==> wip/raven <==
// pit
module pit(
	input               clk,
	input               rst_n,
	output              irq,
	input       [2:0]   io_address,
	input               io_read,
	output reg  [7:0]   io_readdata,
	input               io_write,
	input       [7:0]   io_writedata,
	output              speaker_out,
	input      [27:0]   clock_rate
);
make LEC_CHECK=0 CAP_MARGIN=20 CORE_ASPECT_RATIO=0.51 CORE_MARGIN=2 CORE_UTILIZATION=40 MIN_ROUTING_LAYER=met1 SLEW_MARGIN=20 TNS_END_PERCENT=5 finish   # period 5.68 ns
run.sh (not shown) runs the stock make flow with config.mk's settings and CLKGATE_MAP_FILE=.
==> wip/fjord (differences from wip/raven) <==
CORE_ASPECT_RATIO = not set   (was 0.51)
CORE_UTILIZATION = 72   (was 40)
CTS_CLUSTER_DIAMETER = 119   (was not set)
MIN_ROUTING_LAYER = not set   (was met1)
PLACE_DENSITY = 0.66   (was not set)
SETUP_SLACK_MARGIN = -0.46   (was not set)
TNS_END_PERCENT = not set   (was 5)
==> flow/constraint.sdc (replaced) <==
create_clock -name core_clock -period 6.36 [get_ports {clk}]
set_input_delay 1.2720 -clock core_clock [delete_from_list [all_inputs] [get_ports {clk}]]
set_output_delay 1.2720 -clock core_clock [all_outputs]
set_load 0.01 [all_outputs]
==> wip/onyx (differences from wip/raven) <==
CORE_ASPECT_RATIO = not set   (was 0.51)
CORE_UTILIZATION = 72   (was 40)
CTS_CLUSTER_DIAMETER = 32   (was not set)
MIN_ROUTING_LAYER = not set   (was met1)
SETUP_SLACK_MARGIN = 1.11   (was not set)
TNS_END_PERCENT = not set   (was 5)
==> flow/constraint.sdc (replaced) <==
create_clock -name core_clock -period 4.52 [get_ports {clk}]
set_input_delay 0.9040 -clock core_clock [delete_from_list [all_inputs] [get_ports {clk}]]
set_output_delay 0.9040 -clock core_clock [all_outputs]
set_load 0.01 [all_outputs]
==> wip/harbor (differences from wip/raven) <==
CORE_ASPECT_RATIO = not set   (was 0.51)
CORE_UTILIZATION = 72   (was 40)
MIN_ROUTING_LAYER = not set   (was met1)
PLACE_DENSITY = 0.67   (was not set)
TNS_END_PERCENT = not set   (was 5)
==> flow/constraint.sdc (replaced) <==
create_clock -name core_clock -period 9.45 [get_ports {clk}]
set_input_delay 1.8900 -clock core_clock [delete_from_list [all_inputs] [get_ports {clk}]]
set_output_delay 1.8900 -clock core_clock [all_outputs]
set_load 0.01 [all_outputs]
==> notes <==
The lowest setup slack belongs to wip/onyx, the highest to wip/harbor.
Via count, lowest first: wip/raven, wip/fjord, wip/harbor, wip/onyx.
Synthesized area is the same in wip/fjord and wip/harbor.
Sequential power: wip/harbor < wip/fjord < wip/raven < wip/onyx.
wip/onyx completed without violations. wip/raven produced a clean layout. wip/harbor finished clean. wip/fjord went through all stages and came out clean.
==> figures <==
Run status: wip/raven no timing/DRC/antenna violations; wip/onyx no timing/DRC/antenna violations; wip/harbor no timing/DRC/antenna violations; wip/fjord no timing/DRC/antenna violations
Length of the first detailed-routing pass in iterations: wip/raven 8; wip/onyx 13; wip/harbor 6; wip/fjord 6
Headroom to the max-slew limit: wip/raven 19.8%; wip/onyx 28.6%; wip/harbor 29.0%; wip/fjord 30.6%
Logic share of the area: wip/raven 52.4%; wip/onyx 51.2%; wip/harbor 53.8%; wip/fjord 53.7%
Met2 Track Usage GR: wip/raven 27.8%; wip/onyx 67.9%; wip/harbor 58.6%; wip/fjord 59.7%
Crit-path max cell delay: wip/raven 600 ps; wip/onyx 480 ps; wip/harbor 720 ps; wip/fjord 690 ps
Std-Cell Core Area: wip/raven 0.0429 mm^2; wip/onyx 0.0236 mm^2; wip/harbor 0.0236 mm^2; wip/fjord 0.0236 mm^2
Worst path arrival time: wip/raven 5220 ps; wip/onyx 4760 ps; wip/harbor 5390 ps; wip/fjord 5540 ps
Number of cell rows: wip/raven 54; wip/onyx 56; wip/harbor 56; wip/fjord 56
TritonCTS buffer count: wip/raven 31; wip/onyx 56; wip/harbor 31; wip/fjord 35


==> run a <==
==> flow/design.v <==
module pit_counter(
    input             clk,
    input             rst_n,
    input             clock,
    input             gate,
    output reg        out,
    input       [7:0] data_in,
    input             set_control_mode,
    input             latch_count,
    input             latch_status,
    input             write,
    input             read,
    output      [7:0] data_out
);
reg [2:0] mode;
always @(posedge clk) begin
    if(rst_n == 1'b0)         mode <= 3'd2;
    else if(set_control_mode) mode <= data_in[3:1];
end
reg bcd;
always @(posedge clk) begin
    if(rst_n == 1'b0)         bcd <= 1'd0;
    else if(set_control_mode) bcd <= data_in[0];
end
reg [1:0] rw_mode;
always @(posedge clk) begin
    if(rst_n == 1'b0)         rw_mode <= 2'd1;
    else if(set_control_mode) rw_mode <= data_in[5:4];
end
reg [7:0] counter_l;
always @(posedge clk) begin
    if(rst_n == 1'b0)                               counter_l <= 8'd0;
    else if(set_control_mode)                       counter_l <= 8'd0;
    else if(write && rw_mode == 2'd3 && ~msb_write) counter_l <= data_in;
    else if(write && rw_mode == 2'd1)               counter_l <= data_in;
end
reg [7:0] counter_m;
always @(posedge clk) begin
    if(rst_n == 1'b0)                               counter_m <= 8'd0;
    else if(set_control_mode)                       counter_m <= 8'd0;
    else if(write && rw_mode == 2'd3 && msb_write)  counter_m <= data_in;
    else if(write && rw_mode == 2'd2)               counter_m <= data_in;
end
reg [7:0] output_l;
always @(posedge clk) begin
    if(rst_n == 1'b0)                       output_l <= 8'd0;
    else if(latch_count && ~output_latched) output_l <= counter[7:0];
    else if(~output_latched)                output_l <= counter[7:0];
end
reg [7:0] output_m;
always @(posedge clk) begin
    if(rst_n == 1'b0)                       output_m <= 8'd0;
    else if(latch_count && ~output_latched) output_m <= counter[15:8];
    else if(~output_latched)                output_m <= counter[15:8];
end
reg output_latched;
always @(posedge clk) begin
    if(rst_n == 1'b0)                               output_latched <= 1'b0;
    else if(set_control_mode)                       output_latched <= 1'b0;
    else if(latch_count)                            output_latched <= 1'b1;
    else if(read && (rw_mode != 2'd3 || msb_read))  output_latched <= 1'b0;
end
reg null_counter;
always @(posedge clk) begin
    if(rst_n == 1'b0)                                null_counter <= 1'b0;
    else if(set_control_mode)                        null_counter <= 1'b1;
    else if(write && (rw_mode != 2'd3 || msb_write)) null_counter <= 1'b1;
    else if(load)                                    null_counter <= 1'b0;
end
reg msb_write;
always @(posedge clk) begin
    if(rst_n == 1'b0)                       msb_write <= 1'b0;
    else if(set_control_mode)               msb_write <= 1'b0;
    else if(write_pulse && rw_mode == 2'd3) msb_write <= ~msb_write;
end
reg msb_read;
always @(posedge clk) begin
    if(rst_n == 1'b0)                      msb_read <= 1'b0;
    else if(set_control_mode)              msb_read <= 1'b0;
    else if(read_pulse && rw_mode == 2'd3) msb_read <= ~msb_read;
end
reg [7:0] status;
always @(posedge clk) begin
    if(rst_n == 1'b0)                        status <= 8'd0;
    else if(latch_status && ~status_latched) status <= { out, null_counter, rw_mode, mode, bcd };
end
reg status_latched;
always @(posedge clk) begin
    if(rst_n == 1'b0)           status_latched <= 1'b0;
    else if(set_control_mode)   status_latched <= 1'b0;
    else if(latch_status)       status_latched <= 1'b1;
    else if(read)               status_latched <= 1'b0;
end
assign data_out =
    (status_latched)               ? status   :
    (rw_mode == 2'd3 && ~msb_read) ? output_l :
    (rw_mode == 2'd3 &&  msb_read) ? output_m :
    (rw_mode == 2'd1)              ? output_l :
                                     output_m;
reg two_byte_write;
always @(posedge clk) begin
    if(rst_n == 1'b0)                 two_byte_write <= 1'b0;
    else if(write && rw_mode == 2'd3) two_byte_write <= 1'b1;
    else if(set_control_mode || load) two_byte_write <= 1'b0;
end
reg set_control_mode_last;
always @(posedge clk) set_control_mode_last <= set_control_mode;
reg set_control_mode_pulse;
always @(posedge clk) set_control_mode_pulse <= set_control_mode_last & ~set_control_mode;
reg write_last;
always @(posedge clk) write_last <= write;
reg write_pulse;
always @(posedge clk) write_pulse <= write_last & ~write;
reg read_last;
always @(posedge clk) read_last <= read;
reg read_pulse;
always @(posedge clk) read_pulse <= read_last & ~read;
reg clock_last;
always @(posedge clk) clock_last <= clock;
reg clock_pulse;
always @(posedge clk) clock_pulse <= clock_last & ~clock;
reg gate_last;
always @(posedge clk) gate_last <= gate;
reg gate_sampled;
always @(posedge clk) begin
    if(rst_n == 1'b0)             gate_sampled <= 1'b0;
    else if(~clock_last && clock) gate_sampled <= gate;
end
reg trigger;
always @(posedge clk) begin
    if(rst_n == 1'b0)             trigger <= 1'b0;
    else if(~gate_last && gate)   trigger <= 1'b1;
    else if(~clock_last && clock) trigger <= 1'b0;
end
reg trigger_sampled;
always @(posedge clk) begin
    if(rst_n == 1'b0)            trigger_sampled <= 1'b0;
    else if(~clock_last & clock) trigger_sampled <= trigger;
end
always @(posedge clk) begin
    if(rst_n == 1'b0)                                                 out <= 1'b1;
    else if(set_control_mode_pulse && mode      == 3'd0)              out <= 1'b0;
    else if(set_control_mode_pulse && mode      == 3'd1)              out <= 1'b1;
    else if(set_control_mode_pulse && mode[1:0] == 2'd2)              out <= 1'b1;
    else if(set_control_mode_pulse && mode[1:0] == 2'd3)              out <= 1'b1;
    else if(set_control_mode_pulse && mode      == 3'd4)              out <= 1'b1;
    else if(set_control_mode_pulse && mode      == 3'd5)              out <= 1'b1;
    else if(mode      == 3'd0 && (load || two_byte_write))            out <= 1'b0;
    else if(mode      == 3'd0 && counter == 16'd1 && enable)          out <= 1'b1;
    else if(mode      == 3'd1 && load)                                out <= 1'b0;
    else if(mode      == 3'd1 && counter == 16'd1 && enable)          out <= 1'b1;
    else if(mode[1:0] == 2'd2 && ~gate)                               out <= 1'b1;
    else if(mode[1:0] == 2'd2 && load)                                out <= 1'b1;
    else if(mode[1:0] == 2'd2 && counter == 16'd2 && enable)          out <= 1'b0;
    else if(mode[1:0] == 2'd3 && ~gate)                               out <= 1'b1;
    else if(mode[1:0] == 2'd3 && load && loaded && ~trigger_sampled)  out <= ~out;
    else if(mode      == 3'd4 && counter == 16'd1 && enable)          out <= 1'b0;
    else if(mode      == 3'd4 && counter == 16'd0 && enable)          out <= 1'b1;
    else if(mode      == 3'd5 && counter == 16'd1 && enable)          out <= 1'b0;
    else if(mode      == 3'd5 && counter == 16'd0 && enable)          out <= 1'b1;
end
reg written;
always @(posedge clk) begin
    if(rst_n == 1'b0)                                    written <= 1'b0;
    else if(set_control_mode)                            written <= 1'b0;
    else if(write_pulse && rw_mode != 2'd3)              written <= 1'b1;
    else if(write_pulse && rw_mode == 2'd3 && msb_write) written <= 1'b1;
    else if(load)                                        written <= 1'b0;
end
reg control_set;
always @(posedge clk) begin
    if(rst_n == 1'b0)         control_set <= 1'b0;
    else if(set_control_mode) control_set <= 1'b1;
    else if(load)             control_set <= 1'b0;
end
reg loaded;
always @(posedge clk) begin
    if(rst_n == 1'b0)         loaded <= 1'b0;
    else if(set_control_mode) loaded <= 1'b0;
    else if(load)             loaded <= 1'b1;
end
wire load = 
    (mode      == 3'd0 &&   written) ||                  
    clock_pulse && (
    (mode      == 3'd1 &&   trigger_sampled) ||
    (mode[1:0] == 2'd2 && ((written && control_set) || trigger_sampled || (loaded && gate_sampled && counter == 16'd1))) ||
    (mode[1:0] == 2'd3 && ((written && control_set) || trigger_sampled || (loaded && gate_sampled && counter == ((counter_l[0] & out) ? 16'd0 : 16'd2)))) ||
    (mode      == 3'd4 &&   written) ||
    (mode      == 3'd5 && ((written && control_set) || loaded) && trigger_sampled)
);
wire enable = ~load && loaded && clock_pulse && (
    (mode      == 3'd0 && gate_sampled && ~two_byte_write) ||
    (mode      == 3'd1) ||
    (mode[1:0] == 2'd2 && gate_sampled) ||
    (mode[1:0] == 2'd3 && gate_sampled) ||
    (mode      == 3'd4 && gate_sampled) ||
    (mode      == 3'd5)
);
wire [15:0] counter_minus_1 =
    (bcd && !counter[15:0]) ? 16'h9999 :
    (bcd && !counter[11:0]) ? { counter[15:12] - 1'd1, 12'h999 } :
    (bcd && !counter[7:0])  ? { counter[15:8]  - 1'd1,   8'h99 } :
    (bcd && !counter[3:0])  ? { counter[15:4]  - 1'd1,    4'h9 } :
                                counter - 1'd1;
reg [15:0] counter;
always @(posedge clk) begin
    if(rst_n == 1'b0) counter <= 16'd0;
    else if(load)     counter <= {counter_m, counter_l[7:1], counter_l[0] & (mode[1:0] != 2'd3)};
    else if(enable)   counter <= counter_minus_1 - (mode[1:0] == 2'd3);
end
endmodule
module pit(
	input               clk,
	input               rst_n,
	output              irq,
	input       [2:0]   io_address,
	input               io_read,
	output reg  [7:0]   io_readdata,
	input               io_write,
	input       [7:0]   io_writedata,
	output              speaker_out,
	input      [27:0]   clock_rate
);
reg [27:0] clk_rate;
always @(posedge clk) clk_rate <= clock_rate;
reg ce_system_counter;
reg [27:0] sum;
always @(posedge clk) begin : system_counter
	reg [27:0] sum_next;
	sum_next = sum + 28'd2386362;  
	ce_system_counter <= 1'b0;
	if(rst_n == 1'b0) sum <= 28'd0;
	else if(sum_next >= clk_rate) begin
		sum <= sum_next - clk_rate;
		ce_system_counter <= 1'b1;
	end
	else sum <= sum_next;
end
reg system_clock;
always @(posedge clk) begin
    if(rst_n == 1'b0)           system_clock <= 1'b0;
    else if(ce_system_counter)  system_clock <= ~system_clock;
end
always @(posedge clk) if(io_read) io_readdata <=
    (io_read && io_address == 0) ? counter_0_readdata :
    (io_read && io_address == 1) ? counter_1_readdata :
    (io_read && io_address == 2) ? counter_2_readdata :
    (io_read && io_address[2])   ? { 2'b0, spk_out, counter_1_toggle, 2'b0, speaker_enable, speaker_gate } :
                                     8'd0;  
reg [5:0] counter_1_cnt;
always @(posedge clk) begin
    if(rst_n == 1'b0)                                       counter_1_cnt <= 6'd0;
    else if(ce_system_counter && counter_1_cnt == 6'd35)    counter_1_cnt <= 6'd0;
    else if(ce_system_counter)                              counter_1_cnt <= counter_1_cnt + 6'd1;
end
reg counter_1_toggle;
always @(posedge clk) begin
    if(rst_n == 1'b0)                                       counter_1_toggle <= 1'b0;
    else if(ce_system_counter && counter_1_cnt == 6'd35)    counter_1_toggle <= ~(counter_1_toggle);
end
reg speaker_gate;
always @(posedge clk) begin
    if(rst_n == 1'b0)                  speaker_gate <= 1'b0;
    else if(io_write && io_address[2]) speaker_gate <= io_writedata[0];
end
reg speaker_enable;
always @(posedge clk) begin
    if(rst_n == 1'b0)                  speaker_enable <= 1'b0;
    else if(io_write && io_address[2]) speaker_enable <= io_writedata[1];
end
assign speaker_out = spk_out & speaker_enable;
wire [7:0] counter_0_readdata;
wire [7:0] counter_1_readdata;
wire [7:0] counter_2_readdata;
pit_counter pit_counter_0(
    .clk                (clk),
    .rst_n              (rst_n),
    .clock              (system_clock),      
    .gate               (1'b1),              
    .out                (irq),               
    .data_in            (io_writedata),                                                                                                                                       
    .set_control_mode   (io_write && io_address == 3 && io_writedata[7:6] == 2'b00 && io_writedata[5:4] != 2'b00),                                                            
    .latch_count        (io_write && io_address == 3 && ((io_writedata[7:6] == 2'b00 && io_writedata[5:4] == 2'b00) || (io_writedata[7:5] == 3'b110 && io_writedata[1]))),    
    .latch_status       (io_write && io_address == 3 && io_writedata[7:6] == 2'b11 && io_writedata[4] == 1'b0 && io_writedata[1]),                                            
    .write              (io_write && io_address == 0),                                                                                                                        
    .read               (io_read  && io_address == 0),                                                                                                                        
    .data_out           (counter_0_readdata)     
);
pit_counter pit_counter_1(
    .clk                (clk),
    .rst_n              (rst_n),
    .clock              (system_clock),      
    .gate               (1'b1),              
    /*verilator lint_off PINNOCONNECT*/
    .out                (),                  
    /*verilator lint_on PINNOCONNECT*/
    .data_in            (io_writedata),                                                                                                                                       
    .set_control_mode   (io_write && io_address == 3 && io_writedata[7:6] == 2'b01 && io_writedata[5:4] != 2'b00),                                                            
    .latch_count        (io_write && io_address == 3 && ((io_writedata[7:6] == 2'b01 && io_writedata[5:4] == 2'b00) || (io_writedata[7:5] == 3'b110 && io_writedata[2]))),    
    .latch_status       (io_write && io_address == 3 && io_writedata[7:6] == 2'b11 && io_writedata[4] == 1'b0 && io_writedata[2]),                                            
    .write              (io_write && io_address == 1),                                                                                                                        
    .read               (io_read  && io_address == 1),                                                                                                                        
    .data_out           (counter_1_readdata)     
);
wire spk_out;
pit_counter pit_counter_2(
    .clk                (clk),
    .rst_n              (rst_n),
    .clock              (system_clock),      
    .gate               (speaker_gate),      
    .out                (spk_out),           
    .data_in            (io_writedata),                                                                                                                                       
    .set_control_mode   (io_write && io_address == 3 && io_writedata[7:6] == 2'b10 && io_writedata[5:4] != 2'b00),                                                            
    .latch_count        (io_write && io_address == 3 && ((io_writedata[7:6] == 2'b10 && io_writedata[5:4] == 2'b00) || (io_writedata[7:5] == 3'b110 && io_writedata[3]))),    
    .latch_status       (io_write && io_address == 3 && io_writedata[7:6] == 2'b11 && io_writedata[4] == 1'b0 && io_writedata[3]),                                            
    .write              (io_write && io_address == 2),                                                                                                                        
    .read               (io_read  && io_address == 2),                                                                                                                        
    .data_out           (counter_2_readdata)     
);
endmodule
==> flow/run.sh <==
#!/bin/bash
# the make line also repeats each setting of config.mk as NAME=value (left out here)
make -C /OpenROAD-flow-scripts/flow DESIGN_CONFIG=/design/flow/config.mk WORK_HOME=/design/flow/orfs CLKGATE_MAP_FILE= finish
==> flow/config.mk <==
export PLATFORM = sky130hd
export DESIGN_NAME = pit
export DESIGN_NICKNAME = pit
export VERILOG_FILES = /design/flow/design.v
export SDC_FILE = /design/flow/constraint.sdc
export NUM_CORES = 4
export LEC_CHECK = 0
export ABC_AREA = 1
export CAP_MARGIN = 10
export CORE_ASPECT_RATIO = 1.26
export CORE_MARGIN = 2
export CORE_UTILIZATION = 40
export CTS_CLUSTER_SIZE = 86
export HOLD_SLACK_MARGIN = 0.17
export MIN_ROUTING_LAYER = met1
export SLEW_MARGIN = 30
export TNS_END_PERCENT = 5
==> flow/constraint.sdc <==
create_clock -name core_clock -period 5.68 [get_ports {clk}]
set_input_delay 1.1360 -clock core_clock [delete_from_list [all_inputs] [get_ports {clk}]]
set_output_delay 1.1360 -clock core_clock [all_outputs]
set_load 0.01 [all_outputs]
==> inputs of run b, as changes to run a <==
Settings changed: ABC_AREA 1 to unset, CAP_MARGIN 10 to 20, CORE_ASPECT_RATIO 1.26 to unset, CORE_UTILIZATION 40 to 72, CTS_CLUSTER_SIZE 86 to unset, HOLD_SLACK_MARGIN 0.17 to unset, MIN_ROUTING_LAYER met1 to unset, PLACE_DENSITY set to 0.67, SETUP_SLACK_MARGIN set to 1.41, SLEW_MARGIN 30 to 20.
==> flow/constraint.sdc (replaced) <==
create_clock -name core_clock -period 9.45 [get_ports {clk}]
set_input_delay 1.8900 -clock core_clock [delete_from_list [all_inputs] [get_ports {clk}]]
set_output_delay 1.8900 -clock core_clock [all_outputs]
set_load 0.01 [all_outputs]
==> results <==
In run b the non-clock buffer count is higher than in run a, by 12.
Of run a and run b, run a has the higher critical path depth (gap 3).
Of run b and run a, run b has the higher worst hold slack (gap 23 ps).
Against run b, the global-route usage of run a is lower by 13 points.
Sequential power: run a is larger than run b (about 66%).
In run b the first-iteration DRC count is higher than in run a, by about 50%.
==> figures <==
| metric | run a | run b |
|---|---|---|
| Outcome | no timing/DRC/antenna violations | no timing/DRC/antenna violations |
| Switching power summed over all nets | 2.26 mW | 1.24 mW |
| Filler-free cell count of the finished design | 3,112 | 2,480 |
| TritonCTS Buffers | 35 | 31 |
| Maximum number of pins on one net before global-route repair | 69 | 105 |
| Count of non-CTS buffers in the layout | 55 | 67 |
| Core box area | 0.0435 sq mm | 0.0236 sq mm |
| Post-layout period usage of the worst path | 75.7% | 52.3% |
| NonClk Buf Share | 2.75% | 3.32% |
| Clock share of power | 35.1% | 32.8% |
| Power consumed by sequential cells | 2.45 mW | 1.48 mW |
| Via count of the first global-routing pass | 15,600 | 15,100 |
| Routed length on met1 | 21,400 um | 19,500 um |
| Post-synthesis xor/xnor area fraction | 4.40% | 4.57% |
No activity file was given, so power comes from the tool's default toggle rates.
